===== design/flow/design.v =====
module LASER (
    input CLK,
    input RST,
    input [3:0] X,
    input [3:0] Y,
    output reg [3:0] C1X,
    output reg [3:0] C1Y,
    output reg [3:0] C2X,
    output reg [3:0] C2Y,
    output reg DONE);
  parameter DATA_WIDTH      = 4;
  parameter VALID_POINT_NUM = 40;
  parameter VALID_POINT_NUM_BY_FOUR = 10;
  parameter ITER_NUM        = 4;
  parameter VALID_PTS_WIDTH       = 6;
  parameter RADIUS = 4;
  integer idx,depth;
  reg[6:0] currentState, nextState;
  localparam IDLE         = 7'b0000001;
  localparam RD_DATA      = 7'b0000010;
  localparam FIRST_TRY_C1 = 7'b0000100;
  localparam FIND_C2      = 7'b0001000;
  localparam FIND_C1      = 7'b0010000;
  localparam EVAL         = 7'b0100000;
  localparam FINISH         = 7'b1000000;
  wire state_IDLE         = currentState[0];
  wire state_RD_DATA      = currentState[1];
  wire state_FIRST_TRY_C1 = currentState[2];
  wire state_FIND_C2      = currentState[3];
  wire state_FIND_C1      = currentState[4];
  wire state_EVAL         = currentState[5];
  wire state_DONE         = currentState[6];
  reg[5:0] valid_pts_cnt;
  reg[DATA_WIDTH-1:0] row_ptr,col_ptr;
  reg[2:0] iters_cnt ;
  wire[1:0] rd_data_in_switch = valid_pts_cnt[1:0];
  reg[VALID_PTS_WIDTH-1:0] curr_valid_Num_acc_ff;
  reg[VALID_PTS_WIDTH-1:0] best_Num_ff;
  reg[DATA_WIDTH-1:0] bestC1X_ff,bestC1Y_ff,bestC2X_ff,bestC2Y_ff;
  reg[DATA_WIDTH-1:0] valid_pts_X_cir_buf[0:VALID_POINT_NUM_BY_FOUR-1][0:3];
  reg[DATA_WIDTH-1:0] valid_pts_Y_cir_buf[0:VALID_POINT_NUM_BY_FOUR-1][0:3];
  reg [VALID_PTS_WIDTH-1:0] det_inside_C1;
  reg [VALID_PTS_WIDTH-1:0] det_inside_C2;
  reg [VALID_PTS_WIDTH-1:0] curr_valid_Num_acc_wr;
  wire[3:0] pt_is_in;
  wire[DATA_WIDTH-1:0] current_validX1 = valid_pts_X_cir_buf[VALID_POINT_NUM_BY_FOUR-1][0];
  wire[DATA_WIDTH-1:0] current_validY1 = valid_pts_Y_cir_buf[VALID_POINT_NUM_BY_FOUR-1][0];
  wire[DATA_WIDTH-1:0] current_validX2 = valid_pts_X_cir_buf[VALID_POINT_NUM_BY_FOUR-1][1];
  wire[DATA_WIDTH-1:0] current_validY2 = valid_pts_Y_cir_buf[VALID_POINT_NUM_BY_FOUR-1][1];
  wire[DATA_WIDTH-1:0] current_validX3 = valid_pts_X_cir_buf[VALID_POINT_NUM_BY_FOUR-1][2];
  wire[DATA_WIDTH-1:0] current_validY3 = valid_pts_Y_cir_buf[VALID_POINT_NUM_BY_FOUR-1][2];
  wire[DATA_WIDTH-1:0] current_validX4 = valid_pts_X_cir_buf[VALID_POINT_NUM_BY_FOUR-1][3];
  wire[DATA_WIDTH-1:0] current_validY4 = valid_pts_Y_cir_buf[VALID_POINT_NUM_BY_FOUR-1][3];
  wire rd_data_done_f        = valid_pts_cnt == (VALID_POINT_NUM-1) && state_RD_DATA;
  wire valid_pts_traversed_f = valid_pts_cnt == (VALID_POINT_NUM_BY_FOUR-1) &&
       (state_FIND_C1 || state_FIND_C2 || state_FIRST_TRY_C1) ;
  wire first_try_done_f      = row_ptr == 15 && col_ptr == 15
       && state_FIRST_TRY_C1 && valid_pts_traversed_f;
  wire find_C2_done_f      = row_ptr == 15 && col_ptr == 15 && state_FIND_C2;
  wire find_C1_done_f      = row_ptr == 15 && col_ptr == 15 && state_FIND_C1;
  wire value_converged_f   = curr_valid_Num_acc_ff == best_Num_ff && state_EVAL;
  wire iters_done_f        = iters_cnt == ITER_NUM-1;
  always @(posedge CLK)
  begin
    if(RST)
    begin
      currentState <= RD_DATA;
    end
    else
    begin
      currentState <= nextState;
    end
  end
  always @(*)
  begin
    case (currentState)
      IDLE    :
      begin
        nextState            = RD_DATA;
      end
      RD_DATA :
      begin
        nextState            = rd_data_done_f   ? FIRST_TRY_C1 : RD_DATA;
      end
      FIRST_TRY_C1 :
      begin
        nextState            = first_try_done_f ? FIND_C2 : FIRST_TRY_C1;
      end
      FIND_C2 :
      begin
        nextState            = find_C2_done_f ? FIND_C1 : FIND_C2;
      end
      FIND_C1 :
      begin
        nextState            =  find_C1_done_f ? EVAL : FIND_C1;
      end
      EVAL    :
      begin
        nextState            = (iters_done_f || value_converged_f) ? FINISH:FIND_C2;
      end
      FINISH    :
      begin
        nextState            = IDLE;
      end
      default :
      begin
        nextState            = IDLE;
      end
    endcase
  end
  always @(posedge CLK)
  begin
    if(RST)
    begin
      row_ptr <= 0;
      col_ptr <= 0;
    end
    else if(state_IDLE || currentState != nextState)
    begin
      row_ptr <= 0;
      col_ptr <= 0;
    end
    else
    begin
      if(first_try_done_f || find_C1_done_f || find_C2_done_f)
      begin
        row_ptr  <= 0;
        col_ptr  <= 0;
      end
      else
      begin
        row_ptr  <= (col_ptr == 15) && valid_pts_traversed_f ?
                 row_ptr+1 : row_ptr ;
        col_ptr  <= valid_pts_traversed_f ?
                 ((col_ptr==15) ? 0 :col_ptr+1) : col_ptr;
      end
    end
  end
  always @(posedge CLK)
  begin
    if(RST)
    begin
      valid_pts_cnt <= 0;
    end
    else if(state_IDLE || currentState != nextState || valid_pts_traversed_f)
    begin
      valid_pts_cnt <= 0;
    end
    else if(state_RD_DATA)
    begin
      valid_pts_cnt <= valid_pts_cnt + 1;
    end
    else if(state_FIND_C1 || state_FIND_C2 || state_FIRST_TRY_C1)
    begin
      valid_pts_cnt <= valid_pts_cnt + 1;
    end
    else
    begin
      valid_pts_cnt <= valid_pts_cnt;
    end
  end
  always @(posedge CLK)
  begin
    if(RST)
    begin
      iters_cnt <= 0;
    end
    else if(state_IDLE)
    begin
      iters_cnt <= 0;
    end
    else if(find_C1_done_f)
    begin
      iters_cnt <= iters_cnt + 1;
    end
    else
    begin
      ;
    end
  end
  always @(posedge CLK)
  begin
    if(state_RD_DATA)
    begin
      for ( depth = 0 ; depth < 4 ; depth = depth + 1)
        for(idx = 1 ; idx < VALID_POINT_NUM_BY_FOUR ; idx = idx+1)
        begin
          if(rd_data_in_switch==2'b00)
          begin
            valid_pts_X_cir_buf[idx][depth] <= valid_pts_X_cir_buf[idx-1][depth];
            valid_pts_Y_cir_buf[idx][depth] <= valid_pts_Y_cir_buf[idx-1][depth];
          end
        end
      case(rd_data_in_switch)
        2'b00:
        begin
          valid_pts_X_cir_buf[0][0] <= X;
          valid_pts_Y_cir_buf[0][0] <= Y;
        end
        2'b01:
        begin
          valid_pts_X_cir_buf[0][1] <= X;
          valid_pts_Y_cir_buf[0][1] <= Y;
        end
        2'b10:
        begin
          valid_pts_X_cir_buf[0][2] <= X;
          valid_pts_Y_cir_buf[0][2] <= Y;
        end
        2'b11:
        begin
          valid_pts_X_cir_buf[0][3] <= X;
          valid_pts_Y_cir_buf[0][3] <= Y;
        end
        default:
        begin
          valid_pts_X_cir_buf[0][0] <= 0;
          valid_pts_Y_cir_buf[0][0] <= 0;
        end
      endcase
    end
    else if((state_FIND_C1 || state_FIRST_TRY_C1 || state_FIND_C2))
    begin
      for(depth = 0 ;depth < 4 ; depth= depth + 1)
        for(idx = 1 ; idx < VALID_POINT_NUM_BY_FOUR ; idx = idx+1)
        begin
          valid_pts_X_cir_buf[idx][depth] <= valid_pts_X_cir_buf[idx-1][depth];
          valid_pts_Y_cir_buf[idx][depth] <= valid_pts_Y_cir_buf[idx-1][depth];
          valid_pts_X_cir_buf[0][depth] <= valid_pts_X_cir_buf[VALID_POINT_NUM_BY_FOUR-1][depth];
          valid_pts_Y_cir_buf[0][depth] <= valid_pts_Y_cir_buf[VALID_POINT_NUM_BY_FOUR-1][depth];
        end
    end
    else
    begin
      ;
    end
  end
  always @(posedge CLK)
  begin
    if(RST)
    begin
      bestC1X_ff <= 0;
      bestC1Y_ff <= 0;
      bestC2X_ff <= 0;
      bestC2Y_ff <= 0;
      best_Num_ff <= 0;
    end
    else if(state_IDLE)
    begin
      bestC1X_ff <= 0;
      bestC1Y_ff <= 0;
      bestC2X_ff <= 0;
      bestC2Y_ff <= 0;
      best_Num_ff <= 0;
    end
    else if(state_FIRST_TRY_C1 || state_FIND_C1)
    begin
      if(curr_valid_Num_acc_wr >= best_Num_ff)
      begin
        bestC1X_ff <= col_ptr;
        bestC1Y_ff <= row_ptr;
        best_Num_ff <= curr_valid_Num_acc_wr;
      end
      else
      begin
        ;
      end
    end
    else if(state_FIND_C2)
    begin
      if(curr_valid_Num_acc_wr >= best_Num_ff)
      begin
        bestC2X_ff <= col_ptr;
        bestC2Y_ff <= row_ptr;
        best_Num_ff <= curr_valid_Num_acc_wr;
      end
      else
      begin
        ;
      end
    end
    else
    begin
      bestC1X_ff <= bestC1X_ff;
      bestC1Y_ff <= bestC1Y_ff;
      bestC2X_ff <= bestC2X_ff;
      bestC2Y_ff <= bestC2Y_ff;
      best_Num_ff <= best_Num_ff;
    end
  end
  always @(posedge CLK)
  begin
    if(RST)
    begin
      C1X <= 0;
      C1Y <= 0;
      C2X <= 0;
      C2Y <= 0;
      DONE <= 0;
    end
    else if(state_IDLE)
    begin
      C1X <= 0;
      C1Y <= 0;
      C2X <= 0;
      C2Y <= 0;
      DONE <= 0;
    end
    else if(state_DONE)
    begin
      C1X <= bestC1X_ff;
      C1Y <= bestC1Y_ff;
      C2X <= bestC2X_ff;
      C2Y <= bestC2Y_ff;
      DONE <= 1;
    end
    else
    begin
      ;
    end
  end
  reg[DATA_WIDTH-1:0] C1_Xin;
  reg[DATA_WIDTH-1:0] C1_Yin;
  wire[DATA_WIDTH-1:0] C1_Xin_feed = C1_Xin;
  wire[DATA_WIDTH-1:0] C1_Yin_feed = C1_Yin;
  reg[DATA_WIDTH-1:0] C2_Xin;
  reg[DATA_WIDTH-1:0] C2_Yin;
  wire[DATA_WIDTH-1:0] C2_Xin_feed = C2_Xin;
  wire[DATA_WIDTH-1:0] C2_Yin_feed = C2_Yin;
  always @(*)
  begin:DET_IN_INPUTS
    if(state_FIRST_TRY_C1)
    begin
      C1_Xin = col_ptr;
      C1_Yin = row_ptr;
      C2_Xin = col_ptr;
      C2_Yin = row_ptr;
    end
    else if(state_FIND_C1)
    begin
      C1_Xin = col_ptr;
      C1_Yin = row_ptr;
      C2_Xin = bestC2X_ff;
      C2_Yin = bestC2Y_ff;
    end
    else if(state_FIND_C2)
    begin
      C1_Xin = bestC1X_ff;
      C1_Yin = bestC1Y_ff;
      C2_Xin = col_ptr;
      C2_Yin = row_ptr;
    end
    else
    begin
      C1_Xin = 0;
      C1_Yin = 0;
      C2_Xin = 0;
      C2_Yin = 0;
    end
  end
  always @(posedge CLK )
  begin
    if(RST)
    begin
      curr_valid_Num_acc_ff <= 0;
    end
    else if(state_IDLE || valid_pts_traversed_f||currentState!=nextState)
    begin
      curr_valid_Num_acc_ff <= 0;
    end
    else if(state_FIND_C1 || state_FIND_C2 || state_FIRST_TRY_C1)
    begin
      curr_valid_Num_acc_ff <= curr_valid_Num_acc_wr;
    end
    else
    begin
      curr_valid_Num_acc_ff <= curr_valid_Num_acc_ff;
    end
  end
  always @(*)
  begin
    curr_valid_Num_acc_wr = (pt_is_in[0] + pt_is_in[1]) + (pt_is_in[2] +pt_is_in[3])
                          + curr_valid_Num_acc_ff;
  end
  det_inside
    #(
      .RADIUS (RADIUS )
    )
    u_det_inside0(
      .circle1X (C1_Xin_feed ),
      .circle1Y (C1_Yin_feed ),
      .circle2X (C2_Xin_feed ),
      .circle2Y (C2_Yin_feed ),
      .validX   (current_validX1),
      .validY   (current_validY1),
      .pt_is_in (pt_is_in[0] )
    );
  det_inside
    #(
      .RADIUS (RADIUS )
    )
    u_det_inside1(
      .circle1X (C1_Xin_feed ),
      .circle1Y (C1_Yin_feed ),
      .circle2X (C2_Xin_feed ),
      .circle2Y (C2_Yin_feed ),
      .validX   (current_validX2),
      .validY   (current_validY2),
      .pt_is_in (pt_is_in[1] )
    );
  det_inside
    #(
      .RADIUS (RADIUS )
    )
    u_det_inside2(
      .circle1X (C1_Xin_feed ),
      .circle1Y (C1_Yin_feed ),
      .circle2X (C2_Xin_feed ),
      .circle2Y (C2_Yin_feed ),
      .validX   (current_validX3   ),
      .validY   (current_validY3  ),
      .pt_is_in (pt_is_in[2] )
    );
  det_inside
    #(
      .RADIUS (RADIUS )
    )
    u_det_inside3(
      .circle1X (C1_Xin_feed ),
      .circle1Y (C1_Yin_feed ),
      .circle2X (C2_Xin_feed ),
      .circle2Y (C2_Yin_feed ),
      .validX   (current_validX4   ),
      .validY   (current_validY4   ),
      .pt_is_in (pt_is_in[3] )
    );
endmodule
module det_inside(input[3:0] circle1X,
                    input[3:0] circle1Y,
                    input[3:0] circle2X,
                    input[3:0] circle2Y,
                    input[3:0] validX,
                    input[3:0] validY,
                    output pt_is_in);
  parameter RADIUS = 4;
  reg det_inside_C1,det_inside_C2;
  wire signed[4:0] dispC1X = validX - circle1X;
  reg[3:0] absDispC1X;
  wire signed[4:0] dispC1Y = validY - circle1Y;
  reg[3:0] absDispC1Y;
  wire signed[4:0] dispC2X = validX - circle2X;
  reg[3:0] absDispC2X;
  wire signed[4:0] dispC2Y = validY - circle2Y;
  reg[3:0] absDispC2Y;
  always @(*)
  begin: absoulute
    if(dispC1X > 0)
    begin
      absDispC1X = dispC1X;
    end
    else
    begin
      absDispC1X = ~dispC1X+1;
    end
    if(dispC1Y > 0)
    begin
      absDispC1Y = dispC1Y;
    end
    else
    begin
      absDispC1Y = ~dispC1Y+1;
    end
    if(dispC2X > 0)
    begin
      absDispC2X = dispC2X;
    end
    else
    begin
      absDispC2X = ~dispC2X+1;
    end
    if(dispC2Y > 0)
    begin
      absDispC2Y = dispC2Y;
    end
    else
    begin
      absDispC2Y = ~dispC2Y+1;
    end
  end
  always@(*)
  begin: DET_INSIDE
    det_inside_C1 = ((absDispC1X == RADIUS) && (absDispC1Y == 0))
                  || ((absDispC1X == 0) && (absDispC1Y == RADIUS))
                  || (((absDispC1X <= RADIUS - 1) && (absDispC1Y <= RADIUS - 1))
                      && ~((absDispC1X == RADIUS - 1) && (absDispC1Y == RADIUS - 1)));
    det_inside_C2 = ((absDispC2X == RADIUS) && (absDispC2Y == 0))
                  || ((absDispC2X == 0) && (absDispC2Y == RADIUS))
                  || (((absDispC2X <= RADIUS - 1) && (absDispC2Y <= RADIUS - 1))
                      && ~((absDispC2X == RADIUS - 1) && (absDispC2Y == RADIUS - 1)));
  end
  assign pt_is_in = det_inside_C1 || det_inside_C2;
endmodule

===== design/flow/run.sh =====
#!/bin/bash
# the make line also repeats each setting of config.mk as NAME=value (left out here)
make -C /OpenROAD-flow-scripts/flow DESIGN_CONFIG=/design/flow/config.mk WORK_HOME=/design/flow/orfs CLKGATE_MAP_FILE= finish

===== design/flow/config.mk =====
export PLATFORM = sky130hd
export DESIGN_NAME = LASER
export DESIGN_NICKNAME = LASER
export VERILOG_FILES = /design/flow/design.v
export SDC_FILE = /design/flow/constraint.sdc
export NUM_CORES = 4
export LEC_CHECK = 0
export ABC_AREA = 1
export CAP_MARGIN = 20
export CELL_PAD_IN_SITES_DETAIL_PLACEMENT = 0
export CELL_PAD_IN_SITES_GLOBAL_PLACEMENT = 2
export CORE_ASPECT_RATIO = 1.32
export CORE_MARGIN = 2
export CORE_UTILIZATION = 64
export PLACE_DENSITY_LB_ADDON = 0.14
export SETUP_SLACK_MARGIN = -0.91
export SLEW_MARGIN = 20

===== design/flow/constraint.sdc =====
create_clock -name core_clock -period 10.8 [get_ports {CLK}]
set_input_delay 2.1600 -clock core_clock [delete_from_list [all_inputs] [get_ports {CLK}]]
set_output_delay 2.1600 -clock core_clock [all_outputs]
set_load 0.01 [all_outputs]

==> results of run 1 <==
==> metrics.cfg, run 1 <==
[yosys]
synth-simple-area-share=0.200
post_synth.cell_area_avg_sq_um=10.1
yosysTopAreaCell=edfxtp_1
yosysMostFrequentCell=nand2_1
fa_ha_area_frac=0.0713
xor_area_frac=0.0170
netlist_area_sq_um=18200
syn_inst=1812
yosys_cells=1812
ys_top_cells_by_area=edfxtp_1, nand2_1, dfxtp_1
common_cells=nand2_1, edfxtp_1, inv_1
post-synth-top-area-fraction=0.527
synth.distinct_cells=49
synth-seq-cells=389
top_logic_kind=simple AND/OR/NAND/NOR gates
ys_area_sq_um=18200
async_flop_share=0
syn_nets=1924
yosys_warnings=4
ys_seq_frac=0.603
ff_type=edfxtp_1
edf_count=320
ys_sh_mux=0
ys_sh_aoi=0.0508

[run_status]
status=aborted with a tool error
haltStage=global placement without I/O (3_1_place_gp_skip_io)
tool.error=[ERROR FLW-0024] Place density exceeds 1.0 (current PLACE_DENSITY_LB_ADDON =  0.14). Please check if the value of  PLACE_DENSITY_LB_ADDON is between 0 and 0.99.

[floorplanning]
die_area_sq_um=29900
die_y_um=198
core_area_sq_um=28200
die_w_um=151
fp_util=0.645
rows=71

==> run 2: changes to the inputs <==
- ABC_AREA: 1 -> not set
- CAP_MARGIN: 20 -> 40
- CELL_PAD_IN_SITES_DETAIL_PLACEMENT: 0 -> not set
- CELL_PAD_IN_SITES_GLOBAL_PLACEMENT: 2 -> not set
- CORE_ASPECT_RATIO: 1.32 -> not set
- CORE_UTILIZATION: 64 -> 67
- CTS_CLUSTER_DIAMETER: not set -> 370
- CTS_CLUSTER_SIZE: not set -> 18
- HOLD_SLACK_MARGIN: not set -> 0.29
- PLACE_DENSITY_LB_ADDON: 0.14 -> not set
- SETUP_SLACK_MARGIN: -0.91 -> -0.25
- SLEW_MARGIN: 20 -> 40
- clock period: 10.8 -> 5.1 ns (I/O delays scaled with it)
==> run 2 against run 1 <==
The layout now fails its checks (setup timing). Die size shrank 6.7%. Synthesized cell count shrank 24%. Area after synthesis shrank 2.4%.
==> metrics.cfg, run 2 <==
[final_timing]
period_minus_slack_ns=6.24
relSlewSlack=0.396
rsz0062_at_grt=true
max_slew.worst_pin.slew_ns=0.906
final.setup.tns_ns=-23.79
slew_viol_final=0
fin_skew_ns=0.0230
layout_setup_ws_ns=-1.14
setup_violations=25
fmax_mhz=160
finalCritPeriodShare=1.22
finalHoldViolations=0

[worst_setup_path]
slowest_stage=o21ai_0
r2r_slack_ns=-1.14
reg2reg_from=currentState[4]
cp-startpoint=currentState[4]
startpoint_type=flip-flop
cp.required_ns=5.51
r2r_cells=31
slowest_delay_ns=0.45
critPathCapture=bestC1Y_ff[3]
endpoint_kind=flip-flop
critPathArrivalTime_ns=6.66
path_class=reg2reg
cp.depth=31
cp_max_fo=7
r2r-end=bestC1Y_ff[3]
path_buffers=7
cp_common_cell=buf_4
crit_family=AND-OR/OR-AND gates

[yosys]
async_flop_share=0
ys_area_sq_um=17800
yosysMostFrequentCell=edfxtp_1
synth-simple-area-share=0.0853
ys_seq_frac=0.618
top_logic_kind=adder cells
common_cells=edfxtp_1, nor2_1, ha_1
yosysTopAreaCell=edfxtp_1
fa_ha_area_frac=0.0914
ys_sh_mux=0.0343
ff_type=edfxtp_1
xor_area_frac=0.0517
syn_nets=1492
syn_inst=1380
netlist_area_sq_um=17800
post_synth.cell_area_avg_sq_um=12.9
ys_top_cells_by_area=edfxtp_1, dfxtp_1, ha_1
synth-seq-cells=389
yosys_warnings=4
post-synth-top-area-fraction=0.540
synth.distinct_cells=78
yosys_cells=1380
edf_count=320
ys_sh_aoi=0.0899

[global_routing]
antenna_found_initial=1
first_global_vias=12621
grt_first_pass_wirelength_um=68600
grt_max_degree=65
overflow=0
gr-usage-all-layers=0.320

[detailed_routing]
drt_first_iter_violations=1421
wire_per_inst_um=22.5
drt_pre_antenna_iters=5
drc=0
route.vias.total=12516
viasPerCell=6.16
num_antenna_cells=0
wl_um=45800
postRouteAntennaNets=0

[power]
seq_cell_power_mw=6.09
clkPwrFrac=0.129
p_comb_mw=6.58
power.share.combinational=0.452
p_sw_mw=5.25
p_int_mw=9.30
power.share.switching=0.361
p_total_mw=14.6
sequentialPowerShare=0.419
p_per_area_nw_per_um2=659
p_leak_nw=8.45
peakVddDrop_uv=664
p_clk_mw=1.88
power_leader=combinational logic

[place]
place.gp.congestion=0.928
place_area_sq_um=20800
post-place-cells=1981
hpwl_um=32000
io_buffers=26

[floorplanning]
rows=59
ioPinCount=27
die_area_sq_um=27900
die_y_um=167
core_area_sq_um=26100
die_w_um=167
fp_util=0.682

[min_path]
hp-start=valid_pts_X_cir_buf[3][2]
min_to=valid_pts_X_cir_buf[7][2]
hp-class=reg2reg
whs_path_depth=0

[clock_network]
clkTransAtPathRegs_ns=0.09
clock-sinks=389
ctsHoldBuffers=0
cts_tree=built
cts_root_buf=clkbuf_16
clock_latency_ns=0.55
cts-htree-levels=1
cts_buffer_depth=3
cts_buffers=25

[run_status]
status=finished with violations
violations=setup timing

[cells_and_area]
final_area_sq_um=22100
syn2layout_area_growth_pct=24.2
fill_cells=1284
final_cells=2032
layout.nets=1801

[run]
cap_violations=0
warnings=54

[run 2: timing repair]
item                       in CTS  in global routing
pin swaps                      43                 49
resized                        39                 54
setup endpoints to repair      25                 25
buffers inserted               12                  6
[run 2: through the flow]
| step | hold slack (ns) | utilization | setup WS, ns |
|---|---|---|---|
| detailed placement | 0.405 | 0.797 | -1.32 |
| finish | 0.415 | 0.847 | -1.14 |
| floorplan | 0.400 | - | -0.658 |
| CTS | 0.415 | 0.834 | -1.09 |
| global placement | 0.400 | 0.797 | -1.09 |
| global route | 0.418 | 0.847 | -1.32 |
[run 2: final cells by class]
cell class | instances | area (sq um) | area share
Clock buffer | 33 | 656 | 0.0297
Inverter | 89 | 334 | 0.0151
Timing Repair Buffer | 324 | 2640 | 0.119
Clock inverter | 2 | 17.5 | 0.000793
Sequential cell | 389 | 11000 | 0.498
Tap cell | 335 | 419 | 0.0190
Multi-Input combinational cell | 860 | 7010 | 0.318
[run 2: metal layers]
layer | track usage | routed length [um] | vias to the layer above
li1 | - | - | 5662
met2 | 0.545 | 22000 | 618
met3 | 0.0468 | 3450 | 160
met4 | 0.135 | 2330 | 0
met1 | 0.414 | 18100 | 6076
met5 | 0 | 0 | -
==> run 3: changes to the inputs <==
- ABC_AREA: not set -> 1
- CAP_MARGIN: 40 -> 20
- CELL_PAD_IN_SITES_GLOBAL_PLACEMENT: not set -> 3
- CORE_ASPECT_RATIO: not set -> 1.42
- CORE_MARGIN: 2 -> 6
- CORE_UTILIZATION: 67 -> 40
- CTS_CLUSTER_DIAMETER: 370 -> not set
- CTS_CLUSTER_SIZE: 18 -> 62
- GPL_ROUTABILITY_DRIVEN: not set -> 0
- GPL_TIMING_DRIVEN: not set -> 1
- HOLD_SLACK_MARGIN: 0.29 -> -0.09
- MAX_ROUTING_LAYER: not set -> met5
- PLACE_DENSITY: not set -> 0.53
- SETUP_SLACK_MARGIN: -0.25 -> -0.06
- SLEW_MARGIN: 40 -> 30
- clock period: 5.1 -> 10.0 ns (I/O delays scaled with it)
==> run 3 against run 2 <==
Now clean on timing, DRC and antenna. Flip-flop count unchanged. Core utilization fell by 39 points. Final cell count increased by 21%. Power down 57%. First-iteration DRC count is 50% lower. Worst hold slack worse by 0.0058 ns. Global-route usage decreased by 15 points. Count of clock-buffer cells in the layout rose by 18. Via count shrank 3.6%. Routed wire length decreased by 3.7%. Critical path type unchanged. Critical endpoint is now bestC1Y_ff[0]. Highest routed layer unchanged.
==> metrics.cfg, run 3 <==
[detailed_routing]
postRouteAntennaNets=0
drt_pre_antenna_iters=5
wl_um=44100
drc=0
num_antenna_cells=0
wire_per_inst_um=17.9
viasPerCell=4.90
route.vias.total=12062
drt_first_iter_violations=709

[power]
p_per_area_nw_per_um2=310
p_leak_nw=8.78
sequentialPowerShare=0.446
peakVddDrop_uv=229
p_total_mw=6.33
power_leader=registers
seq_cell_power_mw=2.82
p_clk_mw=1.39
p_int_mw=4.05
power.share.switching=0.360
p_comb_mw=2.12
p_sw_mw=2.28
power.share.combinational=0.335
clkPwrFrac=0.220

[final_timing]
slew_viol_final=0
max_slew.worst_pin.slew_ns=0.902
final.setup.tns_ns=0
relSlewSlack=0.397
finalHoldViolations=0
setup_violations=0
rsz0062_at_grt=false
period_minus_slack_ns=6.74
fmax_mhz=148
fin_hold_ws_ns=0.409
fin_skew_ns=0.0233
finalCritPeriodShare=0.674

[yosys]
post_synth.cell_area_avg_sq_um=10.1
async_flop_share=0
ys_sh_aoi=0.0508
ys_seq_frac=0.603
ys_area_sq_um=18200
fa_ha_area_frac=0.0713
edf_count=320
post-synth-top-area-fraction=0.527
yosysTopAreaCell=edfxtp_1
yosys_cells=1812
syn_inst=1812
ys_top_cells_by_area=edfxtp_1, nand2_1, dfxtp_1
top_logic_kind=simple AND/OR/NAND/NOR gates
ff_type=edfxtp_1
yosysMostFrequentCell=nand2_1
xor_area_frac=0.0170
common_cells=nand2_1, edfxtp_1, inv_1
synth.distinct_cells=49
yosys_warnings=4
synth-simple-area-share=0.200
syn_nets=1924
ys_sh_mux=0
synth-seq-cells=389
netlist_area_sq_um=18200

[worst_setup_path]
cp_common_cell=nand2_1
crit_family=adder cells
slowest_delay_ns=0.52
cp_max_fo=10
cp.required_ns=10.40
endpoint_kind=flip-flop
r2r_cells=35
r2r-end=bestC1Y_ff[0]
reg2reg_from=currentState[4]
slowest_stage=fa_1
cp-startpoint=currentState[4]
critPathCapture=bestC1Y_ff[0]
path_buffers=7
startpoint_type=flip-flop
cp.depth=35
r2r_slack_ns=3.26
path_class=reg2reg
critPathArrivalTime_ns=7.14

[global_routing]
gr-usage-all-layers=0.173
antenna_found_initial=0
overflow=0
grt_first_pass_wirelength_um=67700
first_global_vias=12030
grt_max_degree=164

[floorplanning]
ioPinCount=27
die_area_sq_um=50900
core_area_sq_um=44700
fp_util=0.408
die_y_um=266
die_w_um=191
rows=92

[run]
warnings=53
cap_violations=0

[cells_and_area]
final_cells=2461
logic_area_sq_um=6190
postLayoutCoreUtil=0.457
layout.nets=1983
fill_cells=4294
flop_area_sq_um=11000
syn2layout_area_growth_pct=12.1

[clock_network]
cts_root_buf=clkbuf_16
clock-sinks=389
cts_resized=0
cts_buffer_depth=3
cts_buffers=38
post_cts_buffers=0
clkTransAtPathRegs_ns=0.07
cts-htree-levels=2
cts_tree=built
clock_latency_ns=0.56
ctsHoldBuffers=0

[min_path]
min_to=valid_pts_Y_cir_buf[17][0]
hp-class=reg2reg
whs_path_depth=0
hp-start=valid_pts_Y_cir_buf[13][0]

[place]
hpwl_um=33200
post-place-cells=2395
io_buffers=26

[run_status]
status=finished clean

==> run 3: area by class of cell <==
class	instances	share of cell area
tap	564	0.0345
clock inverter	15	0.00864
inverter	261	0.0480
timing repair buffer	36	0.0170
clock buffer	51	0.0509
sequential	389	0.538
multi-input combinational	1145	0.303
==> run 3: per-layer routing <==
metal	GRT usage	vias to the layer above	routed length, um
li1	-	6158	-
met1	0.205	5677	18700
met2	0.322	157	23000
met3	0.0237	70	1080
met4	0.0576	0	1340
met5	0	-	0
==> run 3: through the flow <==
step / area, sq um / worst slack [ns]
floorplan: 18200 / 1.78
global placement: 19200 / 3.37
detailed placement: 19200 / 3.27
CTS: 20400 / 3.24
global route: 20400 / 2.64
finish: 20400 / 3.26
==> run 4: changes to the inputs <==
- CAP_MARGIN: 20 -> 0
- CELL_PAD_IN_SITES_DETAIL_PLACEMENT: not set -> 1
- CELL_PAD_IN_SITES_GLOBAL_PLACEMENT: 3 -> not set
- CORE_ASPECT_RATIO: 1.42 -> not set
- CORE_MARGIN: 6 -> 4
- CORE_UTILIZATION: 40 -> 23
- CTS_CLUSTER_DIAMETER: not set -> 129
- CTS_CLUSTER_SIZE: 62 -> not set
- GPL_TIMING_DRIVEN: 1 -> 0
- HOLD_SLACK_MARGIN: -0.09 -> 0.14
- MIN_ROUTING_LAYER: not set -> met2
- PLACE_DENSITY: 0.53 -> not set
- PLACE_DENSITY_LB_ADDON: not set -> 0.02
- SETUP_SLACK_MARGIN: -0.06 -> 2.19
- TNS_END_PERCENT: not set -> 70
- clock period: 10.0 -> 9.85 ns (I/O delays scaled with it)
==> run 4 against run 3 <==
Setup slack got worse by 0.40 ns. Synthesized cell count unchanged. Count of clock-buffer cells in the layout up 11. Power is 7.2% higher. Final cell count increased by 21%. Register-to-register slack lost 0.40 ns. Area after synthesis stayed put. Critical path depth is the same. Fmax down 3.6%. Routed wire length up 14%. Critical path type unchanged. Largest cell class unchanged. Largest power group unchanged.
==> metrics.cfg, run 4 <==
[detailed_routing]
drt_pre_antenna_iters=6
wl_um=50300
drt_first_iter_violations=1634
viasPerCell=5.76
drc=0
wire_per_inst_um=17.0
num_antenna_cells=0
route.vias.total=17110
postRouteAntennaNets=0

[power]
p_clk_mw=1.63
p_sw_mw=2.52
peakVddDrop_uv=125
p_leak_nw=8.93
p_comb_mw=2.32
power.share.switching=0.371
p_int_mw=4.27
power_leader=registers
p_per_area_nw_per_um2=317
sequentialPowerShare=0.419
p_total_mw=6.79
seq_cell_power_mw=2.84
power.share.combinational=0.341
clkPwrFrac=0.240

[place]
io_buffers=25
hpwl_um=36200
place_area_sq_um=19900

[global_routing]
antenna_found_initial=0
grt_max_degree=91
grt_first_pass_wirelength_um=76800
overflow=0
first_global_vias=20120
gr-usage-all-layers=0.179

[cells_and_area]
flop_area_sq_um=11000
fill_cells=8856
final_area_sq_um=21400
layout.nets=2005
logic_area_sq_um=6250
syn2layout_area_growth_pct=17.4
postLayoutCoreUtil=0.274

[min_path]
hp-start=valid_pts_Y_cir_buf[9][0]
hp-class=reg2reg
min_to=valid_pts_Y_cir_buf[13][0]
whs_path_depth=0

[worst_setup_path]
startpoint_type=flip-flop
critPathArrivalTime_ns=7.46
slowest_stage=fa_1
reg2reg_from=currentState[2]
cp.depth=35
critPathCapture=bestC2X_ff[0]
slowest_delay_ns=0.49
path_buffers=8
path_class=reg2reg
r2r_cells=35
crit_family=adder cells
cp-startpoint=currentState[2]
endpoint_kind=flip-flop
cp.required_ns=10.32
r2r_slack_ns=2.86
r2r-end=bestC2X_ff[0]
cp_common_cell=nand2_1
cp_max_fo=10

[run]
warnings=49
cap_violations=0

[yosys]
edf_count=320
ys_area_sq_um=18200
top_logic_kind=simple AND/OR/NAND/NOR gates
syn_inst=1812
post_synth.cell_area_avg_sq_um=10.1
syn_nets=1924
ff_type=edfxtp_1
yosysTopAreaCell=edfxtp_1
synth.distinct_cells=49
netlist_area_sq_um=18200
synth-seq-cells=389
yosys_warnings=4
async_flop_share=0
ys_seq_frac=0.603
synth-simple-area-share=0.200
fa_ha_area_frac=0.0713
yosysMostFrequentCell=nand2_1
common_cells=nand2_1, edfxtp_1, inv_1
ys_top_cells_by_area=edfxtp_1, nand2_1, dfxtp_1
ys_sh_aoi=0.0508
yosys_cells=1812
post-synth-top-area-fraction=0.527
xor_area_frac=0.0170
ys_sh_mux=0

[run_status]
status=finished clean

[floorplanning]
rows=102
die_w_um=290
die_area_sq_um=83800
core_area_sq_um=78000
ioPinCount=27
die_y_um=290
fp_util=0.234

[final_timing]
finalHoldViolations=0
setup_violations=0
fin_skew_ns=0.0268
rsz0062_at_grt=false
fmax_mhz=143
relSlewSlack=0.404
final.setup.tns_ns=0
slew_viol_final=0
max_slew.worst_pin.slew_ns=0.892
period_minus_slack_ns=6.99
finalCritPeriodShare=0.710

[clock_network]
cts_buffers=46
clock_latency_ns=0.59
clkTransAtPathRegs_ns=0.07
cts_tree=built
cts_buffer_depth=3
clock-sinks=389
post_cts_buffers=0
cts-htree-levels=2
cts_root_buf=clkbuf_16

==> run 4: per-layer routing <==
layer  up-vias  routed length [um]  share of wire  track usage
met3       203               21800           0.43        0.265
met1      6212                   0              0            -
met4         0                2190          0.044       0.0296
met5         -                   0              0      0.00872
li1       6202                   -              -            -
met2      4493               26300           0.52        0.205
==> run 4: final cells by class <==
type,count,share of cell area
buffer,17,0.00363
clock inverter,22,0.00877
sequential,389,0.514
timing repair inverter,1,0.000351
tap,1040,0.0608
timing repair buffer,32,0.0169
inverter,261,0.0460
multi-input combinational,1145,0.292
clock buffer,62,0.0576
==> run 4: per-stage QoR <==
| step | hold WS, ns | std cells | worst slack [ns] |
|---|---|---|---|
| floorplan | 0.400 | 1812 | 4.02 |
| global placement | 0.400 | 2877 | 1.55 |
| detailed placement | 0.406 | 2884 | 2.26 |
| CTS | 0.400 | 2968 | 2.23 |
| global route | 0.417 | 2969 | 2.20 |
| finish | 0.397 | 2969 | 2.86 |
==> run 4: what timing repair did <==
item                       in CTS  in global routing
resized                         0                 15
hold buffers                    0                  0
setup endpoints to repair       0                 22
==> run 5: changes to the inputs <==
- ABC_AREA: 1 -> 0
- CAP_MARGIN: 0 -> 20
- CELL_PAD_IN_SITES_DETAIL_PLACEMENT: 1 -> not set
- CORE_ASPECT_RATIO: not set -> 0.68
- CORE_MARGIN: 4 -> 2
- CORE_UTILIZATION: 23 -> 16
- CTS_CLUSTER_DIAMETER: 129 -> not set
- CTS_CLUSTER_SIZE: not set -> 89
- GPL_TIMING_DRIVEN: 0 -> 1
- HOLD_SLACK_MARGIN: 0.14 -> not set
- MAX_ROUTING_LAYER: met5 -> met4
- MIN_ROUTING_LAYER: met2 -> met1
- PLACE_DENSITY_LB_ADDON: 0.02 -> not set
- SETUP_SLACK_MARGIN: 2.19 -> not set
- SLEW_MARGIN: 30 -> 20
- TNS_END_PERCENT: 70 -> 45
- clock period: 9.85 -> 3.97 ns (I/O delays scaled with it)
==> run 5 against run 4 <==
The layout now fails its checks (setup timing). Fmax increased by 12%. Routed wire length decreased by 10%. Sequential share of layout area decreased by 5.7 points. Sequential power increased to 2.7 times the previous value. Final cell count increased by 8.6%. Setup slack got worse by 5.1 ns.
==> metrics.cfg, run 5 <==
[floorplanning]
rows=100
core_area_sq_um=110000
die_w_um=408
ioPinCount=27
die_y_um=279
fp_util=0.162
die_area_sq_um=114000

[global_routing]
gr-usage-all-layers=0.0788
grt_max_degree=94
overflow=0
antenna_found_initial=1
first_global_vias=11171
grt_first_pass_wirelength_um=67100

[place]
place_area_sq_um=22300
hpwl_um=33300
io_buffers=26

[power]
peakVddDrop_uv=467
clkPwrFrac=0.177
power_leader=combinational logic
p_int_mw=12.7
p_sw_mw=6.47
p_comb_mw=8.11
seq_cell_power_mw=7.68
p_leak_nw=8.77
p_per_area_nw_per_um2=797
p_clk_mw=3.40
power.share.combinational=0.423
sequentialPowerShare=0.400
power.share.switching=0.337

[min_path]
min_to=valid_pts_Y_cir_buf[34][1]
hp-start=valid_pts_Y_cir_buf[30][1]
hp-class=reg2reg
whs_path_depth=0

[detailed_routing]
viasPerCell=3.70
drt_pre_antenna_iters=7
wl_um=45200
postRouteAntennaNets=0
wire_per_inst_um=14.0
route.vias.total=11936
drc=0
drt_first_iter_violations=1052

[clock_network]
clkTransAtPathRegs_ns=0.07
cts_tree=built
cts_buffer_depth=3
cts_buffers=35
cts-htree-levels=2
clock-sinks=389
cts_root_buf=clkbuf_16
clock_latency_ns=0.55

[worst_setup_path]
r2r-end=bestC2Y_ff[0]
cp_common_cell=ha_4
startpoint_type=flip-flop
critPathArrivalTime_ns=6.64
slowest_stage=fa_1
reg2reg_from=currentState[4]
r2r_slack_ns=-2.26
path_buffers=5
cp.required_ns=4.38
slowest_delay_ns=0.48
cp-startpoint=currentState[4]
cp.depth=32
endpoint_kind=flip-flop
critPathCapture=bestC2Y_ff[0]
crit_family=simple AND/OR/NAND/NOR gates
r2r_cells=32
cp_max_fo=8
path_class=reg2reg

[yosys]
synth-seq-cells=389
syn_inst=1380
common_cells=edfxtp_1, nor2_1, ha_1
netlist_area_sq_um=17800
yosysTopAreaCell=edfxtp_1
yosys_warnings=4
ys_sh_aoi=0.0899
edf_count=320
ys_seq_frac=0.618
async_flop_share=0
post_synth.cell_area_avg_sq_um=12.9
top_logic_kind=adder cells
ys_top_cells_by_area=edfxtp_1, dfxtp_1, ha_1
yosysMostFrequentCell=edfxtp_1
ff_type=edfxtp_1
syn_nets=1492
synth.distinct_cells=78
fa_ha_area_frac=0.0914
ys_area_sq_um=17800
ys_sh_mux=0.0343
yosys_cells=1380
post-synth-top-area-fraction=0.540
xor_area_frac=0.0517
synth-simple-area-share=0.0853

[cells_and_area]
postLayoutCoreUtil=0.219
final_area_sq_um=24100
layout.nets=1829
syn2layout_area_growth_pct=35.5

[final_timing]
setup_violations=28
relSlewSlack=0.425
fin_hold_ws_ns=0.410
max_slew.worst_pin.slew_ns=0.863
slew_viol_final=0
fin_skew_ns=0.0209
finalHoldViolations=0
period_minus_slack_ns=6.23
fmax_mhz=161
rsz0062_at_grt=true
layout_setup_ws_ns=-2.26
finalCritPeriodShare=1.57

[run_status]
status=finished with violations
violations=setup timing

[run]
cap_violations=0
warnings=52

run 5: layout make-up:
type,instances,area (sq um)
Timing Repair Buffer,342,2770
Inverter,89,339
Clock inverter,19,189
Tap cell,1479,1850
Multi-Input combinational cell,860,7000
Antenna cell,1,2.50
Clock buffer,44,937
Sequential cell,389,11000
Fill cell,11799,85800
run 5: routing by layer:
layer / vias to the layer above / track usage / part of all wire
met1: 5830 / 0.125 / 0.55
met4: 0 / 0.0115 / 0.012
li1: 5757 / - / -
met3: 50 / 0.0217 / 0.075
met5: - / - / 0
met2: 299 / 0.0963 / 0.37
run 5: repair_timing:
item                       4_1_cts  5_1_grt
cloned                           0        0
resized                         46       67
hold buffers                     0        0
setup endpoints to repair       28       28
pin swaps                       28       50
setup buffers                   10        8
hold endpoints to repair         0        0
run 5: per-stage QoR:
| step | cells | setup slack (ns) | TNS (ns) | total power [mW] |
|---|---|---|---|---|
| floorplan | 1380 | -1.80 | -42.47 | 11.9 |
| global placement | 3144 | -2.43 | -58.07 | 15.1 |
| detailed placement | 3144 | -2.50 | -60.78 | 15.3 |
| CTS | 3216 | -2.21 | -52.98 | 19.0 |
| global route | 3222 | -2.54 | -60.69 | 20.4 |
| finish | 3223 | -2.26 | -54.05 | 19.2 |
==> run 6: changes to the inputs <==
- ABC_AREA: 0 -> not set
- CORE_ASPECT_RATIO: 0.68 -> not set
- CORE_UTILIZATION: 16 -> 60
- CTS_CLUSTER_SIZE: 89 -> 64
- GPL_ROUTABILITY_DRIVEN: 0 -> not set
- GPL_TIMING_DRIVEN: 1 -> not set
- MAX_ROUTING_LAYER: met4 -> not set
- MIN_ROUTING_LAYER: met1 -> not set
- SETUP_SLACK_MARGIN: not set -> 1.09
- TNS_END_PERCENT: 45 -> not set
- clock period: 3.97 -> 4.38 ns (I/O delays scaled with it)
==> run 6 against run 5 <==
The layout still fails its checks (setup timing). Sequential power fell by 7.2%. Clock skew fell by 0.0045 ns. Largest power group unchanged. Highest routed layer unchanged. Critical path type unchanged. Synthesized cell count did not move.
==> metrics.cfg, run 6 <==
[clock_network]
cts_tree=built
clock-sinks=389
cts-htree-levels=2
cts_root_buf=clkbuf_16
clock_latency_ns=0.54
cts_buffer_depth=3
cts_buffers=40
clkTransAtPathRegs_ns=0.07

[final_timing]
period_minus_slack_ns=6.09
rsz0062_at_grt=true
fmax_mhz=164
layout_setup_ws_ns=-1.71
setup_violations=28
final.setup.tns_ns=-39.85
fin_skew_ns=0.0164
max_slew.worst_pin.slew_ns=1.03
finalCritPeriodShare=1.39
slew_viol_final=0
relSlewSlack=0.310
fin_hold_ws_ns=0.409
finalHoldViolations=0

[global_routing]
first_global_vias=11813
grt_first_pass_wirelength_um=64100
grt_max_degree=186
overflow=0
antenna_found_initial=0
gr-usage-all-layers=0.273

[power]
power_leader=combinational logic
seq_cell_power_mw=7.13
p_sw_mw=6.14
peakVddDrop_uv=1030
power.share.switching=0.341
power.share.combinational=0.411
sequentialPowerShare=0.395
p_comb_mw=7.41
p_total_mw=18.0
p_clk_mw=3.49
p_per_area_nw_per_um2=789
clkPwrFrac=0.194
p_leak_nw=8.81
p_int_mw=11.9

[worst_setup_path]
r2r-end=bestC2X_ff[0]
r2r_slack_ns=-1.71
startpoint_type=flip-flop
path_buffers=4
cp_max_fo=8
path_class=reg2reg
critPathArrivalTime_ns=6.49
cp.depth=26
crit_family=adder cells
cp.required_ns=4.78
critPathCapture=bestC2X_ff[0]
cp-startpoint=currentState[2]
slowest_delay_ns=0.51
reg2reg_from=currentState[2]
r2r_cells=26
slowest_stage=or4_1
endpoint_kind=flip-flop

[cells_and_area]
layout.nets=1825
fill_cells=1723
final_area_sq_um=22900
syn2layout_area_growth_pct=28.5

[floorplanning]
die_y_um=176
rows=63
core_area_sq_um=29400
die_area_sq_um=31000
fp_util=0.605
die_w_um=176
ioPinCount=27

[run]
cap_violations=0
warnings=56

[yosys]
syn_nets=1492
fa_ha_area_frac=0.0914
xor_area_frac=0.0517
netlist_area_sq_um=17800
ys_sh_aoi=0.0899
syn_inst=1380
yosys_cells=1380
synth-simple-area-share=0.0853
ys_top_cells_by_area=edfxtp_1, dfxtp_1, ha_1
ys_area_sq_um=17800
edf_count=320
top_logic_kind=adder cells
post_synth.cell_area_avg_sq_um=12.9
synth-seq-cells=389
yosys_warnings=4
common_cells=edfxtp_1, nor2_1, ha_1
yosysTopAreaCell=edfxtp_1
async_flop_share=0
ys_sh_mux=0.0343
synth.distinct_cells=78
post-synth-top-area-fraction=0.540
ys_seq_frac=0.618
yosysMostFrequentCell=edfxtp_1
ff_type=edfxtp_1

[detailed_routing]
viasPerCell=5.64
route.vias.total=12026
wl_um=42900
drc=0
num_antenna_cells=0
postRouteAntennaNets=0
drt_first_iter_violations=897
drt_pre_antenna_iters=5
wire_per_inst_um=20.1

[run_status]
status=finished with violations
violations=setup timing

[place]
place_area_sq_um=20800
hpwl_um=28700
pre_cts_ws_ns=-1.96
place.gp.congestion=0.889
io_buffers=26

[min_path]
whs_path_depth=0
hp-class=reg2reg
hp-start=valid_pts_X_cir_buf[35][1]
min_to=valid_pts_X_cir_buf[39][1]

-- run 6: layout make-up --
| class | count | area [sq um] | area share |
|---|---|---|---|
| Multi-Input combinational cell | 860 | 7040 | 0.308 |
| Clock inverter | 23 | 260 | 0.0114 |
| Tap cell | 390 | 488 | 0.0213 |
| Inverter | 89 | 335 | 0.0147 |
| Clock buffer | 50 | 1090 | 0.0477 |
| Sequential cell | 389 | 11000 | 0.481 |
| Timing Repair Buffer | 333 | 2640 | 0.116 |
-- run 6: metrics by stage --
| step | instances | util |
|---|---|---|
| 6_report | 2134 | 0.777 |
| 4_1_cts | 2125 | 0.762 |
| 3_5_place_dp | 2043 | 0.708 |
| 2_1_floorplan | 1380 | - |
| 5_1_grt | 2134 | 0.777 |
| 3_3_place_gp | 2043 | 0.708 |
-- run 6: per-layer routing --
metal / share of wire / global-route usage / routed length, um
met1: 0.43 / 0.360 / 18500
met2: 0.48 / 0.456 / 20700
met3: 0.046 / 0.0392 / 1950
met4: 0.041 / 0.116 / 1760
met5: 0 / 0 / 0
-- run 6: repair_timing --
action / in CTS / in global routing
pin swaps: 31 / 34
setup endpoints to repair: 28 / 28
buffers inserted: 9 / 9
gates resized: 44 / 77
hold buffers: 0 / 0
endpoints found under the hold margin: 0 / 0
==> run 7: changes to the inputs <==
- CELL_PAD_IN_SITES_GLOBAL_PLACEMENT: not set -> 2
- CORE_MARGIN: 2 -> 8
- CORE_UTILIZATION: 60 -> 26
- CTS_CLUSTER_SIZE: 64 -> 93
- PLACE_DENSITY_LB_ADDON: not set -> 0.05
- SETUP_SLACK_MARGIN: 1.09 -> -0.55
- clock period: 4.38 -> 5.84 ns (I/O delays scaled with it)
==> run 7 against run 6 <==
Still fails the layout checks on setup timing. Sequential power decreased by 27%. Combinational power fell by about 30%. Power is 26% lower. Via count is 4.7% lower. Die size rose by 150%. Fmax decreased by 3.3%. Register-to-register slack gained 1.3 ns. Flip-flop count stayed put. First-iteration DRC count shrank 16%.
==> metrics.cfg, run 7 <==
[yosys]
synth-seq-cells=389
synth-simple-area-share=0.0853
ys_seq_frac=0.618
xor_area_frac=0.0517
async_flop_share=0
ff_type=edfxtp_1
synth.distinct_cells=78
netlist_area_sq_um=17800
ys_area_sq_um=17800
yosys_warnings=4
syn_nets=1492
edf_count=320
yosys_cells=1380
yosysMostFrequentCell=edfxtp_1
syn_inst=1380
post_synth.cell_area_avg_sq_um=12.9
ys_sh_mux=0.0343
post-synth-top-area-fraction=0.540
ys_sh_aoi=0.0899
common_cells=edfxtp_1, nor2_1, ha_1
ys_top_cells_by_area=edfxtp_1, dfxtp_1, ha_1
yosysTopAreaCell=edfxtp_1
fa_ha_area_frac=0.0914
top_logic_kind=adder cells

[clock_network]
cts_buffer_depth=3
cts_root_buf=clkbuf_16
cts-htree-levels=2
clock_latency_ns=0.59
cts_tree=built
clkTransAtPathRegs_ns=0.07
cts_buffers=46
clock-sinks=389

[final_timing]
layout_setup_ws_ns=-0.460
fin_skew_ns=0.0325
fin_hold_ws_ns=0.409
setup_violations=22
rsz0062_at_grt=true
finalCritPeriodShare=1.08
slew_viol_final=0
max_slew.worst_pin.slew_ns=1.09
period_minus_slack_ns=6.30
fmax_mhz=159
finalHoldViolations=0
relSlewSlack=0.276

[global_routing]
first_global_vias=11343
grt_max_degree=71
antenna_found_initial=1
grt_first_pass_wirelength_um=72600
overflow=0
gr-usage-all-layers=0.124

[power]
p_int_mw=8.87
p_comb_mw=5.22
p_sw_mw=4.47
clkPwrFrac=0.216
power.share.switching=0.335
p_leak_nw=8.78
seq_cell_power_mw=5.23
p_per_area_nw_per_um2=575
power.share.combinational=0.392
peakVddDrop_uv=299
sequentialPowerShare=0.392
power_leader=registers
p_clk_mw=2.88

[place]
pre_cts_ws_ns=-1.02
io_buffers=26
hpwl_um=36000
post-place-cells=2534
place.gp.congestion=0.766

[detailed_routing]
drc=0
wire_per_inst_um=18.5
viasPerCell=4.37
wl_um=48500
drt_first_iter_violations=752
route.vias.total=11465
postRouteAntennaNets=0
num_antenna_cells=0
drt_pre_antenna_iters=5

[worst_setup_path]
path_class=reg2reg
critPathCapture=bestC1X_ff[2]
r2r_cells=26
cp-startpoint=currentState[3]
cp_max_fo=8
slowest_stage=fa_2
path_buffers=2
startpoint_type=flip-flop
critPathArrivalTime_ns=6.73
r2r-end=bestC1X_ff[2]
endpoint_kind=flip-flop
crit_family=adder cells
cp.depth=26
slowest_delay_ns=0.53
r2r_slack_ns=-0.46
cp.required_ns=6.27
reg2reg_from=currentState[3]

[cells_and_area]
syn2layout_area_growth_pct=30.5
final_cells=2623
layout.nets=1817
fill_cells=6727

[floorplanning]
core_area_sq_um=68100
rows=96
die_area_sq_um=77000
die_w_um=278
fp_util=0.261
die_y_um=278
ioPinCount=27

[min_path]
whs_path_depth=0
hp-class=reg2reg
min_to=valid_pts_X_cir_buf[37][0]
hp-start=valid_pts_X_cir_buf[33][0]

[run_status]
violations=setup timing
status=finished with violations

[run]
cap_violations=0
warnings=52

run 7: cell type report:
type                    instances  area (sq um)  share of cell area
flip-flops and latches        389         11000               0.474
multi-input cells             860          6680               0.288
repair buffers                319          2540               0.109
clock buffers                  57          1240              0.0536
well taps                     882          1100              0.0476
inverters                      89           337              0.0145
clock inverters                27           297              0.0128
run 7: timing repair:
item | CTS | global route
resized | 39 | 63
buffers inserted | 6 | 12
hold buffers | 0 | 0
setup endpoints to repair | 22 | 22
endpoints found under the hold margin | 0 | 0
gates cloned | 0 | 0
pin swaps | 8 | 31
run 7: metal layers:
layer,up-vias,global-route usage,wire length (um)
met1,5556,0.173,24100
met2,125,0.200,22200
met4,0,0.0304,958
li1,5726,-,-
met3,58,0.0186,1240
met5,-,0,0
run 7: metrics by stage:
step	TNS (ns)	power [mW]	cell area [sq um]	utilization
final	-9.70	13.3	23200	0.341
after CTS	-11.62	13.5	22900	0.337
after floorplan	-11.15	8.01	17800	-
after detailed placement	-22.02	10.4	21200	0.311
after global placement	-20.28	10.3	21200	0.311
after global routing	-16.90	14.3	23200	0.341
==> run 8: changes to the inputs <==
- CELL_PAD_IN_SITES_DETAIL_PLACEMENT: not set -> 1
- CELL_PAD_IN_SITES_GLOBAL_PLACEMENT: 2 -> not set
- CORE_MARGIN: 8 -> 2
- CORE_UTILIZATION: 26 -> 40
- CTS_CLUSTER_SIZE: 93 -> 15
- GPL_ROUTABILITY_DRIVEN: not set -> 1
- GPL_TIMING_DRIVEN: not set -> 0
- HOLD_SLACK_MARGIN: not set -> 0.16
- MIN_ROUTING_LAYER: not set -> met2
- PLACE_DENSITY: not set -> 0.79
- PLACE_DENSITY_LB_ADDON: 0.05 -> not set
- SETUP_SLACK_MARGIN: -0.55 -> not set
- clock period: 5.84 -> 9.96 ns (I/O delays scaled with it)
==> run 8 against run 7 <==
Highest routed layer is now met5. Routed wire length fell by 6.2%. The run now finishes clean. Core utilization rose by 12 points. Count of clock-buffer cells in the layout shrank 7. Via count rose by 31%. Clock power down 42%. Global-route usage rose by 17 points.
==> metrics.cfg, run 8 <==
[run_status]
status=finished clean

[detailed_routing]
drt_first_iter_violations=2566
drc=0
drt_pre_antenna_iters=9
postRouteAntennaNets=0
wl_um=45500
wire_per_inst_um=21.9
route.vias.total=15075
viasPerCell=7.24

[worst_setup_path]
r2r_slack_ns=1.07
r2r_cells=32
r2r-end=bestC2Y_ff[3]
startpoint_type=flip-flop
cp_max_fo=10
endpoint_kind=flip-flop
critPathArrivalTime_ns=9.33
crit_family=simple AND/OR/NAND/NOR gates
slowest_stage=nor2_1
reg2reg_from=currentState[2]
cp.required_ns=10.40
path_buffers=5
path_class=reg2reg
cp-startpoint=currentState[2]
cp.depth=32
slowest_delay_ns=0.82
cp_common_cell=ha_1
critPathCapture=bestC2Y_ff[3]

[floorplanning]
core_area_sq_um=44000
ioPinCount=27
fp_util=0.404
die_area_sq_um=46200
rows=77
die_y_um=215
die_w_um=215

[clock_network]
cts_resized=0
cts_buffer_depth=3
clock-sinks=389
ctsHoldBuffers=0
cts-htree-levels=2
clock_latency_ns=0.58
cts_buffers=41
clkTransAtPathRegs_ns=0.07
post_cts_buffers=0
cts_tree=built
cts_root_buf=clkbuf_16

[power]
seq_cell_power_mw=3.11
power.share.switching=0.353
p_sw_mw=2.55
p_clk_mw=1.68
clkPwrFrac=0.233
power.share.combinational=0.336
peakVddDrop_uv=175
sequentialPowerShare=0.432
p_leak_nw=7.34
p_int_mw=4.66
power_leader=registers
p_comb_mw=2.42
p_per_area_nw_per_um2=354

[yosys]
ff_type=edfxtp_1
top_logic_kind=adder cells
common_cells=edfxtp_1, nor2_1, ha_1
synth.distinct_cells=78
netlist_area_sq_um=17800
syn_inst=1380
synth-simple-area-share=0.0853
yosysMostFrequentCell=edfxtp_1
yosys_warnings=4
xor_area_frac=0.0517
yosys_cells=1380
ys_sh_aoi=0.0899
ys_top_cells_by_area=edfxtp_1, dfxtp_1, ha_1
ys_sh_mux=0.0343
post-synth-top-area-fraction=0.540
ys_seq_frac=0.618
synth-seq-cells=389
edf_count=320
post_synth.cell_area_avg_sq_um=12.9
async_flop_share=0
fa_ha_area_frac=0.0914
ys_area_sq_um=17800
yosysTopAreaCell=edfxtp_1
syn_nets=1492

[cells_and_area]
layout.nets=1567
postLayoutCoreUtil=0.463
logic_area_sq_um=6280
flop_area_sq_um=11000
final_area_sq_um=20400
syn2layout_area_growth_pct=14.7
fill_cells=4506

[min_path]
hp-start=valid_pts_Y_cir_buf[8][2]
whs_path_depth=0
min_to=valid_pts_Y_cir_buf[12][2]
hp-class=reg2reg

[final_timing]
period_minus_slack_ns=8.89
finalHoldViolations=0
layout_setup_ws_ns=1.07
fin_hold_ws_ns=0.410
fmax_mhz=112
rsz0062_at_grt=false
finalCritPeriodShare=0.893
relSlewSlack=0.317
fin_skew_ns=0.0272
max_slew.worst_pin.slew_ns=1.02
setup_violations=0
slew_viol_final=0

[place]
place_area_sq_um=18900
pre_cts_ws_ns=1.59
place.gp.congestion=0.915
hpwl_um=31100
io_buffers=26

[global_routing]
gr-usage-all-layers=0.294
grt_first_pass_wirelength_um=69600
grt_max_degree=63
overflow=0
antenna_found_initial=0
first_global_vias=17555

[run]
cap_violations=0
warnings=49

[run 8: metrics by stage]
stage          cells  power (mW)  setup TNS [ns]
2_1_floorplan   1380        4.81               0
3_3_place_gp    1998        5.30         -289.62
3_5_place_dp    2003        5.44               0
4_1_cts         2078        7.16               0
5_1_grt         2079        7.63               0
6_report        2081        7.21               0
[run 8: final cells by class]
| class | count | area share |
|---|---|---|
| sequential | 389 | 0.539 |
| multi-input combinational | 860 | 0.308 |
| clock buffer | 50 | 0.0551 |
| tap | 592 | 0.0363 |
| timing repair buffer | 32 | 0.0188 |
| clock inverter | 25 | 0.0174 |
| inverter | 89 | 0.0164 |
| buffer | 42 | 0.00914 |
| antenna | 2 | 0.000245 |
[run 8: per-layer routing]
| metal | share of wire | GRT usage | routed length, um | vias up |
|---|---|---|---|---|
| met5 | 0.010 | 0.0750 | 461 | - |
| met4 | 0.076 | 0.0694 | 3440 | 18 |
| met2 | 0.51 | 0.345 | 23200 | 4263 |
| met3 | 0.40 | 0.394 | 18400 | 416 |
| met1 | 0 | - | 0 | 5192 |
| li1 | - | - | - | 5186 |
==> run 9: changes to the inputs <==
- CELL_PAD_IN_SITES_DETAIL_PLACEMENT: 1 -> not set
- CORE_UTILIZATION: 40 -> 70
- GPL_ROUTABILITY_DRIVEN: 1 -> not set
- GPL_TIMING_DRIVEN: 0 -> not set
- HOLD_SLACK_MARGIN: 0.16 -> not set
- MIN_ROUTING_LAYER: met2 -> not set
- PLACE_DENSITY: 0.79 -> not set
- clock period: 9.96 -> 5.69 ns (I/O delays scaled with it)
==> run 9 against run 8 <==
Now fails the layout checks on setup timing. Final cell count shrank 3.4%. Via count shrank 12%. Power grew 96%. Synthesized cell count is the same. Setup slack lost 2.4 ns. Core utilization grew 43 points. Critical path depth shrank 5. Design area grew 9.1%. Clock power grew 48%. Non-clock buffer count grew 202. Sequential share of layout area shrank 4.5 points. Critical endpoint is now best_Num_ff[0]. Highest routed layer is now met4.
==> metrics.cfg, run 9 <==
[final_timing]
finalCritPeriodShare=1.23
slew_viol_final=0
finalHoldViolations=0
setup_violations=22
fin_skew_ns=0.0158
period_minus_slack_ns=6.98
layout_setup_ws_ns=-1.29
relSlewSlack=0.321
fmax_mhz=143
fin_hold_ws_ns=0.412
final.setup.tns_ns=-21.57
max_slew.worst_pin.slew_ns=1.02
rsz0062_at_grt=true

[global_routing]
grt_max_degree=91
overflow=0
antenna_found_initial=0
first_global_vias=13041
gr-usage-all-layers=0.392
grt_first_pass_wirelength_um=77200

[power]
p_leak_nw=8.47
p_comb_mw=6.02
p_total_mw=14.2
p_clk_mw=2.48
power.share.combinational=0.426
power_leader=combinational logic
clkPwrFrac=0.175
power.share.switching=0.376
seq_cell_power_mw=5.65
sequentialPowerShare=0.399
p_per_area_nw_per_um2=636
p_int_mw=8.83
p_sw_mw=5.32
peakVddDrop_uv=994

[yosys]
top_logic_kind=adder cells
syn_inst=1380
synth-seq-cells=389
post-synth-top-area-fraction=0.540
ys_sh_aoi=0.0899
ys_seq_frac=0.618
ys_area_sq_um=17800
ff_type=edfxtp_1
edf_count=320
netlist_area_sq_um=17800
yosys_cells=1380
yosysMostFrequentCell=edfxtp_1
xor_area_frac=0.0517
fa_ha_area_frac=0.0914
ys_sh_mux=0.0343
syn_nets=1492
yosys_warnings=4
async_flop_share=0
ys_top_cells_by_area=edfxtp_1, dfxtp_1, ha_1
yosysTopAreaCell=edfxtp_1
common_cells=edfxtp_1, nor2_1, ha_1
synth.distinct_cells=78
synth-simple-area-share=0.0853
post_synth.cell_area_avg_sq_um=12.9

[detailed_routing]
num_antenna_cells=0
viasPerCell=6.58
wire_per_inst_um=26.8
route.vias.total=13236
wl_um=53900
drt_pre_antenna_iters=6
drt_first_iter_violations=1928
drc=0
postRouteAntennaNets=0

[worst_setup_path]
cp.depth=27
slowest_stage=fa_2
critPathCapture=best_Num_ff[0]
path_buffers=3
path_class=reg2reg
crit_family=simple AND/OR/NAND/NOR gates
endpoint_kind=flip-flop
cp.required_ns=6.05
cp_max_fo=7
cp-startpoint=currentState[4]
r2r-end=best_Num_ff[0]
cp_common_cell=buf_4
reg2reg_from=currentState[4]
critPathArrivalTime_ns=7.34
r2r_slack_ns=-1.29
slowest_delay_ns=0.65
r2r_cells=27
startpoint_type=flip-flop

[min_path]
whs_path_depth=0
min_to=valid_pts_X_cir_buf[37][0]
hp-class=reg2reg
hp-start=valid_pts_X_cir_buf[33][0]

[floorplanning]
die_y_um=163
rows=58
die_w_um=163
fp_util=0.710
core_area_sq_um=25000
die_area_sq_um=26700
ioPinCount=27

[cells_and_area]
final_cells=2011
fill_cells=987
syn2layout_area_growth_pct=25.2
final_area_sq_um=22300
postLayoutCoreUtil=0.889
layout.nets=1767

[clock_network]
clkTransAtPathRegs_ns=0.07
cts_root_buf=clkbuf_16
cts_buffer_depth=3
cts_tree=built
clock-sinks=389
cts-htree-levels=2
clock_latency_ns=0.54
cts_buffers=39

[place]
hpwl_um=32100
place.gp.congestion=0.943
place_area_sq_um=20400
io_buffers=26
pre_cts_ws_ns=-1.02
post-place-cells=1922

[run_status]
violations=setup timing
status=finished with violations

[run]
warnings=55
cap_violations=0

[run 9: final cells by class]
cell class                      count  area (sq um)  area share
Clock buffer                       51          1040      0.0468
Clock inverter                     16           138     0.00618
Inverter                           89           342      0.0153
Multi-Input combinational cell    860          7060       0.317
Sequential cell                   389         11000       0.494
Tap cell                          330           413      0.0186
Timing Repair Buffer              276          2260       0.102
[run 9: timing repair]
item | CTS | global route
resized | 76 | 30
cloned | 0 | 0
buffers inserted | 13 | 9
endpoints found under the setup margin | 22 | 22
hold buffers | 0 | 0
pin swaps | 47 | 16
hold endpoints to repair | 0 | 0
[run 9: metal layers]
metal	routed length (um)	vias to the layer above	global-route usage
met3	5440	267	0.0876
met5	0	-	0
met2	25900	1015	0.664
li1	-	5606	-
met1	19100	6348	0.484
met4	3490	0	0.179
==> run 10: changes to the inputs <==
- ABC_AREA: not set -> 1
- CORE_UTILIZATION: 70 -> 71
- GPL_ROUTABILITY_DRIVEN: not set -> 0
- PLACE_DENSITY_LB_ADDON: not set -> 0.06
- SETUP_SLACK_MARGIN: not set -> 1.54
- clock period: 5.69 -> 5.4 ns (I/O delays scaled with it)
==> run 10 against run 9 <==
The layout still fails its checks (setup timing). Clock power up 3%. Routed wire length down 0.59%. Power down 5.3%. Critical path type unchanged. Critical endpoint is now bestC1X_ff[0]. Largest cell class unchanged.
==> metrics.cfg, run 10 <==
[run_status]
status=finished with violations
violations=setup timing

[yosys]
top_logic_kind=simple AND/OR/NAND/NOR gates
async_flop_share=0
syn_nets=1924
synth-simple-area-share=0.200
fa_ha_area_frac=0.0713
syn_inst=1812
yosys_warnings=4
common_cells=nand2_1, edfxtp_1, inv_1
ys_sh_mux=0
ys_seq_frac=0.603
ys_area_sq_um=18200
post-synth-top-area-fraction=0.527
edf_count=320
netlist_area_sq_um=18200
synth-seq-cells=389
post_synth.cell_area_avg_sq_um=10.1
synth.distinct_cells=49
yosysMostFrequentCell=nand2_1
xor_area_frac=0.0170
yosys_cells=1812
ys_sh_aoi=0.0508
ff_type=edfxtp_1
yosysTopAreaCell=edfxtp_1
ys_top_cells_by_area=edfxtp_1, nand2_1, dfxtp_1

[min_path]
hp-start=valid_pts_X_cir_buf[35][2]
hp-class=reg2reg
whs_path_depth=0
min_to=valid_pts_X_cir_buf[39][2]

[floorplanning]
die_y_um=164
rows=58
die_area_sq_um=27000
core_area_sq_um=25200
ioPinCount=27
fp_util=0.724
die_w_um=164

[power]
p_comb_mw=5.53
power.share.combinational=0.413
p_leak_nw=9.40
p_per_area_nw_per_um2=615
p_sw_mw=5.34
seq_cell_power_mw=5.32
power_leader=combinational logic
power.share.switching=0.398
p_int_mw=8.07
peakVddDrop_uv=834
clkPwrFrac=0.191
sequentialPowerShare=0.397
p_clk_mw=2.56

[worst_setup_path]
r2r-end=bestC1X_ff[0]
r2r_cells=34
crit_family=adder cells
critPathCapture=bestC1X_ff[0]
slowest_stage=fa_2
path_buffers=7
r2r_slack_ns=-0.61
cp.required_ns=5.84
startpoint_type=flip-flop
cp_max_fo=5
slowest_delay_ns=0.49
cp-startpoint=currentState[4]
path_class=reg2reg
endpoint_kind=flip-flop
reg2reg_from=currentState[4]
cp.depth=34
critPathArrivalTime_ns=6.45

[final_timing]
fin_hold_ws_ns=0.406
final.setup.tns_ns=-11.34
finalCritPeriodShare=1.11
rsz0062_at_grt=true
slew_viol_final=0
setup_violations=22
fin_skew_ns=0.0198
relSlewSlack=0.263
finalHoldViolations=0
max_slew.worst_pin.slew_ns=1.11
fmax_mhz=166
layout_setup_ws_ns=-0.606
period_minus_slack_ns=6.01

[clock_network]
cts_tree=built
ctsHoldBuffers=0
clkTransAtPathRegs_ns=0.06
cts_root_buf=clkbuf_16
cts-htree-levels=2
clock_latency_ns=0.54
cts_buffer_depth=3
cts_buffers=38
clock-sinks=389

[global_routing]
grt_first_pass_wirelength_um=73700
grt_max_degree=200
antenna_found_initial=1
overflow=0
first_global_vias=13925
gr-usage-all-layers=0.362

[run]
warnings=55
cap_violations=0

[detailed_routing]
wl_um=53600
route.vias.total=15098
drt_pre_antenna_iters=17
wire_per_inst_um=23.0
wl_met1_um=18200
met3WireLength_um=6540
drc=0
viasPerCell=6.47
routed.top_layer=met4
wl_met2_um=24200
postRouteAntennaNets=0
drt_first_iter_violations=2605

[place]
io_buffers=26
place_area_sq_um=19600
pre_cts_ws_ns=-0.221
hpwl_um=30400

[cells_and_area]
final_area_sq_um=21800
syn2layout_area_growth_pct=19.5
fill_cells=1077
layout.nets=2089

-- run 10: metrics by stage --
step | cells | util | total power, mW
floorplan | 1812 | - | 8.15
detailed placement | 2229 | 0.779 | 9.55
global placement | 2229 | 0.779 | 9.19
global route | 2334 | 0.865 | 14.0
CTS | 2315 | 0.843 | 12.5
finish | 2335 | 0.865 | 13.4
-- run 10: timing repair --
item                                    CTS  global route
buffers inserted                         18            19
cloned                                    1             0
endpoints found under the setup margin   28            28
resized                                  75           117
pin swaps                                45            31
-- run 10: layer usage --
layer / vias to the layer above / GRT usage
met5: - / 0
met4: 0 / 0.205
met3: 469 / 0.0745
met2: 1384 / 0.593
met1: 6834 / 0.450
li1: 6411 / -
-- run 10: area by class of cell --
type	count	area (sq um)	area share
flip-flops and latches	389	11000	0.505
inverters	261	1010	0.0466
clock buffers	48	1030	0.0473
well taps	330	413	0.0190
repair inverters	1	8.76	0.000402
repair buffers	141	1190	0.0545
multi-input cells	1145	6980	0.321
clock inverters	19	143	0.00655
diodes	1	2.50	0.000115
No activity file was given, so power comes from the tool's default toggle rates.
